== job 6665 ==
==> flow/design.v (excerpt) <==
module ahb_to_apb_bridge
#(
        parameter AHB_AW = 32,
        parameter APB_AW = 32,
        parameter AHB_DW = 32,
        parameter APB_DW = 8,
        parameter FIFO_SIZE = 8
)
(
        HCLK,        
        HRESETn,     
        HADDR,       
        HSIZE,       
        HWDATA,      
        HWRITE,      
        HRDATA,      
        HREADY,      
        HRESP,       
        HSELAPB,     
        PADDR,       
        PSEL,        
        PENABLE,     
        PWRITE,      
        PWDATA,      
        PRDATA,      
        PREADY,      
        PSLVERR      
);
Size in the first run: about 1,400 cells after synthesis, ~670 flip-flops, ~160 I/O pins.
Settings: LEC_CHECK=0, ABC_AREA=0, CAP_MARGIN=40, CELL_PAD_IN_SITES_DETAIL_PLACEMENT=1, CELL_PAD_IN_SITES_GLOBAL_PLACEMENT=2, CORE_ASPECT_RATIO=0.52, CORE_MARGIN=10, CORE_UTILIZATION=49, CTS_CLUSTER_DIAMETER=42, CTS_CLUSTER_SIZE=78, MAX_ROUTING_LAYER=met5, PLACE_DENSITY_LB_ADDON=0.26, SETUP_SLACK_MARGIN=0.74, SLEW_MARGIN=10, TNS_END_PERCENT=80; clock period 7.14 ns.
run.sh (not shown) runs the stock make flow with config.mk's settings and CLKGATE_MAP_FILE=.
For job 5556, these inputs were changed with respect to job 6665:
- CORE_UTILIZATION changed from 49 to 40
- CELL_PAD_IN_SITES_GLOBAL_PLACEMENT removed (was 2)
- CTS_CLUSTER_DIAMETER removed (was 42)
- MAX_ROUTING_LAYER removed (was met5)
- SETUP_SLACK_MARGIN removed (was 0.74)
- CORE_ASPECT_RATIO removed (was 0.52)
- ABC_AREA removed (was 0)
- CAP_MARGIN changed from 40 to 20
- SLEW_MARGIN changed from 10 to 20
- CORE_MARGIN changed from 10 to 2
- TNS_END_PERCENT removed (was 80)
- CELL_PAD_IN_SITES_DETAIL_PLACEMENT removed (was 1)
- PLACE_DENSITY_LB_ADDON removed (was 0.26)
- CTS_CLUSTER_SIZE removed (was 78)
- the clock period (ns, I/O delays scaled along) changed from 7.14 to 5.23
## What came out
- Arrival time at the worst endpoint (lower): job 5556
- Sequential power share (higher): job 6665
- The run showing the smaller cell area after placement is job 6665.
- Compared with job 6665, in job 5556 post-layout period usage of the worst path now sits higher, horizontal extent of the die now sits lower.
- On job 5556: via count of the first global-routing pass is about 1.7% lower than what job 6665 gave.
- Between job 5556 and job 6665, it is job 5556 whose required time at the worst-slack endpoint is lower, by 1530 ps.
- In job 5556 relative to job 6665, final design instance area without fill had gone up by a few percent.
- Final hold slack in job 5556 is 6.1 ps above job 6665.
- In job 5556, the share of the core filled with cells came out 9.5 points below the value in job 6665.
diff inputs: job 5556 => job 8591
- changing the clock period (ns, I/O delays scaled along) from 5.23 to 6.0
==> comparison <==
- As of job 8591, power density of the placed cells had fallen by more than 10% compared to job 5556.
- Between job 5556 and job 8591, non-clock buffer count decreased.
- Job 8591 and job 5556 ended up with roughly the same number of vias after detailed routing.
- Relative area of clock buffers and inverters in the final design was higher in job 5556 than in job 8591.
- Comparing worst setup margin for job 5556 and job 8591, the bigger number came from job 8591.
- Against job 5556, the final cell area of job 8591 is lower.
diff inputs: job 8591 => job 8681
- swapping 40 for 72 in CORE_UTILIZATION
- putting TNS_END_PERCENT at 10 where nothing was set
- putting ABC_AREA at 1 where nothing was set
- swapping 6.0 for 2.9 in the clock period (ns, I/O delays scaled along)
Findings:
The layout from job 8681, despite a flow that completed every stage, fails the layout checks, with the failing checks listed as setup timing. The estimated power of job 8681 ends up higher than the estimate for job 8591. The higher area of the mapped netlist of job 8591 and job 8681 is in job 8681. Die boundary width: job 8591 and job 8681 compared, lower one is job 8681. Relative to job 8591, routing usage on met3 has increased by 7.9 points in job 8681. Biggest combinational cell group after synthesis: simple AND/OR/NAND/NOR gates -> job 8681, multiplexers -> job 8591. Relative to job 8591, wire length has increased by 44% in job 8681. Relative to job 8591, the area overhead of the layout relative to synthesis of job 8681 is higher by 1.5 points. The area of the chip in job 8681 sits about 40% below the value recorded for job 8591. The slack of the critical path in job 8681 was lower than what job 8591 gave.

---

== job 101 ==
ahb_to_apb_bridge again, from the RTL that the note above started with.
make LEC_CHECK=0 CAP_MARGIN=25 CELL_PAD_IN_SITES_DETAIL_PLACEMENT=2 CORE_ASPECT_RATIO=1.48 CORE_MARGIN=2 CORE_UTILIZATION=40 CTS_CLUSTER_SIZE=32 HOLD_SLACK_MARGIN=0.27 MAX_ROUTING_LAYER=met4 SLEW_MARGIN=20 TNS_END_PERCENT=50 finish   # period 5.91 ns
Job 101 finished all stages; the layout is clean.
Input changes introduced in job 102 (baseline for comparison: job 101):
- CELL_PAD_IN_SITES_GLOBAL_PLACEMENT now 3, previously not set
- CELL_PAD_IN_SITES_DETAIL_PLACEMENT now 0, was 2
- CORE_MARGIN now 6, was 2
- SETUP_SLACK_MARGIN now 1.35, previously not set
[summary]
- Critical path depth (lower): job 101
- Highest ir drop seen on vdd: job 102 worse than job 101
- Between job 101 and job 102, highest cell delay on the worst timing path decreased.
- Maximum frequency of job 102 exceeds that of job 101 by more than 10%.
- Job 101 reports its cell with the largest stage delay on the worst path as dfrtp_4 while job 102 reports clkdlybuf4s50_1.
- Portion of the layout cell area used by non-clock buffers delta for job 102 relative to job 101: 0.91 points higher
- Min measured slew at the worst slew-check pin across job 102 and job 101: job 102
- After detailed routing, job 101 needs more wire than job 102.
Setup changes, job 102 to job 103
- TNS_END_PERCENT no longer set, was 50
- CTS_CLUSTER_DIAMETER now 93, previously not set
- CELL_PAD_IN_SITES_DETAIL_PLACEMENT no longer set, was 0
- CORE_ASPECT_RATIO no longer set, was 1.48
- CELL_PAD_IN_SITES_GLOBAL_PLACEMENT no longer set, was 3
- CORE_MARGIN now 2, was 6
- CTS_CLUSTER_SIZE no longer set, was 32
- SETUP_SLACK_MARGIN no longer set, was 1.35
- HOLD_SLACK_MARGIN no longer set, was 0.27
- CORE_UTILIZATION now 70, was 40
- CAP_MARGIN now 0, was 25
- MAX_ROUTING_LAYER no longer set, was met4
- the clock period (ns, I/O delays scaled along) now 2.9, was 5.91
--- outcome ---
Job 102 → job 103: clock network power share now sits higher; global-route met3 utilization now larger; global-route wire length before repair saw a decrease; number of pins exceeding their max-slew limit in the final report stayed essentially flat; global-route usage over all layers moved up. Nothing crashed in job 103 and all stages finished; the problem is that the final layout failed, the offending checks being setup timing. In the metrics for job 103 and job 102, the one carrying the higher sequential power is job 103.
Changes in job 104 relative to job 103:
- putting CTS_CLUSTER_SIZE at 31 where nothing was set
- swapping 70 for 72 in CORE_UTILIZATION
- swapping 93 for 352 in CTS_CLUSTER_DIAMETER
- swapping 0 for 20 in CAP_MARGIN
Findings:
Job 104 -> stages 100% | layout checks FAIL | setup timing. Job 103 vs job 104, highest signal layer in the routed design: met5 vs met4. The higher via total after detailed routing came out of job 103. Per the comparison of job 104 with job 103, worst-case setup margin in the final layout +0.091 ns; final worst-path cycle share shows a reduction of 3.1 points; worst hold slack has increased. In the final design statistics, job 104 uses fewer standard cells in total than job 103. In job 104 the internal portion of total power turned out about 20% lower than in job 103. In the metrics for job 103 and job 104, the one carrying the lower shortest period the worst path allows is job 104.
Modified inputs, job 105 compared to job 104
- setting PLACE_DENSITY to 0.64 for the first time
- removing CTS_CLUSTER_SIZE (formerly 31)
- changing CAP_MARGIN from 20 to 35
- changing CTS_CLUSTER_DIAMETER from 352 to 93
- setting SETUP_SLACK_MARGIN to -0.27 for the first time
- setting HOLD_SLACK_MARGIN to -0.09 for the first time
## What came out
Job 105 had finished all stages when the layout checks came back failing, citing setup timing. In terms of total of hold buffers inserted after clock tree synthesis, job 105 and job 104 differ only marginally. Of the two values seen for termination of the worst setup path, PWDATA[3] was produced by job 105 and PWDATA[0] by job 104. Per the comparison of job 105 with job 104, count of non-filler cells in the finished layout climbed 67; shortest period the worst path allows went up 0.12 ns; detailed-route vias per instance rose 0.15; clock insertion delay at the later pin of the skew report went down. Job 105 vs job 104, length of routed met2 wiring went up by 15%. [compare] base=job 104 new=job 105: wire length now larger; combinational power share shows a reduction of 2.8 points; total power went up by 23%; first-pass GRT wire length now larger.

---

## v48
ahb_to_apb_bridge again, from the RTL that the note above started with.
export LEC_CHECK = 0
export ABC_AREA = 1
export CAP_MARGIN = 20
export CELL_PAD_IN_SITES_GLOBAL_PLACEMENT = 2
export CORE_ASPECT_RATIO = 1.44
export CORE_MARGIN = 9
export CORE_UTILIZATION = 49
export CTS_CLUSTER_DIAMETER = 42
export CTS_CLUSTER_SIZE = 29
export MAX_ROUTING_LAYER = met4
export PLACE_DENSITY_LB_ADDON = 0.26
export SLEW_MARGIN = 20
create_clock -name core_clock -period 6.94 [get_ports {HCLK}]
The inputs of v43 differ from those of v48 as listed below.
Settings: a change of CTS_CLUSTER_DIAMETER from 42 to 99; a change of CORE_UTILIZATION from 49 to 65; a change of CORE_MARGIN from 9 to 2; a change of ABC_AREA from 1 to 0; a change of CELL_PAD_IN_SITES_GLOBAL_PLACEMENT from 2 to 0; a change of the clock period (ns, I/O delays scaled along) from 6.94 to 8.49.
Results
- Per the final summary, v43 finished and its layout is clean on timing, DRC and antenna.
- Cell count shrinks by more than a quarter when moving from v48 to v43.
- Between v48 and v43, footprint of the multi-input gates is lower for v43, v48 comes in above that.
- When the final numbers for v48 and v43 were put side by side, the global-route usage turned out to be smaller in v48.
- Compared to v48, v43 has number of vias in the routed layout 5504 lower.
- Number of multi-input combinational cells, v48 and v43, lower one = v43.
- Per the comparison of v43 with v48, total power went down by 52%, post-synthesis xor/xnor area fraction went up, floorplan die area went down.
- Compared to v48, v43 has wire length of the first global-routing pass about 26% lower.
- Per the comparison of v43 with v48, effective utilization at floorplan saw an increase; post-route clock period utilization -3.0 points.
Inputs modified between v43 and v56:
Settings: a deleted CTS_CLUSTER_SIZE that had been 29; a deleted PLACE_DENSITY_LB_ADDON that had been 0.26; a deleted CELL_PAD_IN_SITES_GLOBAL_PLACEMENT that had been 0; a deleted MAX_ROUTING_LAYER that had been met4; a deleted ABC_AREA that had been 0; a change of CORE_UTILIZATION from 65 to 66; a deleted CORE_ASPECT_RATIO that had been 1.44; a change of CTS_CLUSTER_DIAMETER from 99 to 366; a change of the clock period (ns, I/O delays scaled along) from 8.49 to 2.92.
## What came out
- v56: combinational power is 200% higher than what v43 reported.
- Nothing crashed in v56 and all stages finished; the problem is that the final layout failed, the offending checks being negative setup slack.
- v43 ran to completion and came out clean on the timing, DRC and antenna checks.
- Compare v43 and v56 | total setup buffers inserted after CTS higher: v56
- Compared with v43, v56 instantiates a larger number of standard cells.
- Looking at cell-internal power, v56 sits 250% higher than v43 does.
- | amount of wire on met3 after detailed routing | lower: v43 |
- The count of clock-buffer cells in the layout reported for v56 is greater than that of v43 by 48.
- The lower number of buffers created by CTS of v43 and v56 is in v43.
- Going from v43 to v56, total power increased by about 250% relative to the old numbers, fraction of area in clock buffers and inverters increased by 3.7 points relative to the old numbers.
- On v56: share of total power in combinational logic is 2.2 points lower than what v43 gave.
Relative to v56, the following input files were edited for v54:
Settings: CORE_ASPECT_RATIO: unset -> 1.04; CTS_CLUSTER_DIAMETER: 366 -> unset; CTS_CLUSTER_SIZE: unset -> 92; CORE_UTILIZATION: 66 -> 40; the clock period (ns, I/O delays scaled along): 2.92 -> 6.0.
[summary]
v54 reached the end of the flow, and the finished layout is clean on the timing, DRC and antenna checks. Looking only at growth of design area from synthesis to finish, and setting everything else aside, the higher value of v56 and v54 goes to v56. Final cell count in v54 is 225 higher than in v56. When the final numbers for v56 and v54 were put side by side, the slack of the critical path turned out to be smaller in v56. v54 -> v56: wire length of the first global-routing pass flat. Highest fanout seen on the critical path: v56 and v54 compared, higher one is v54.
## Diff of input files: v5 against v54
Settings: CORE_UTILIZATION now 66, was 40; CTS_CLUSTER_SIZE no longer set, was 92; CORE_ASPECT_RATIO no longer set, was 1.04; the clock period (ns, I/O delays scaled along) now 2.9, was 6.0.
--- outcome ---
- Summary: with v54 as the reference, wire length of the first global-routing pass in v5 moved up by a few percent.
- Between v54 and v5, filler cell count decreased.
- Finished, but not clean: v5, with negative setup slack.
- For non-clock buffer count, dividing the value from v5 by the value from v54 gives 1.8.
- Between v54 and v5, the clock network fraction of design power does not differ in any meaningful way.
- Re total length of routed wires: v5 is 4500 um up on v54.
Power is estimated from default activity; no workload was simulated.
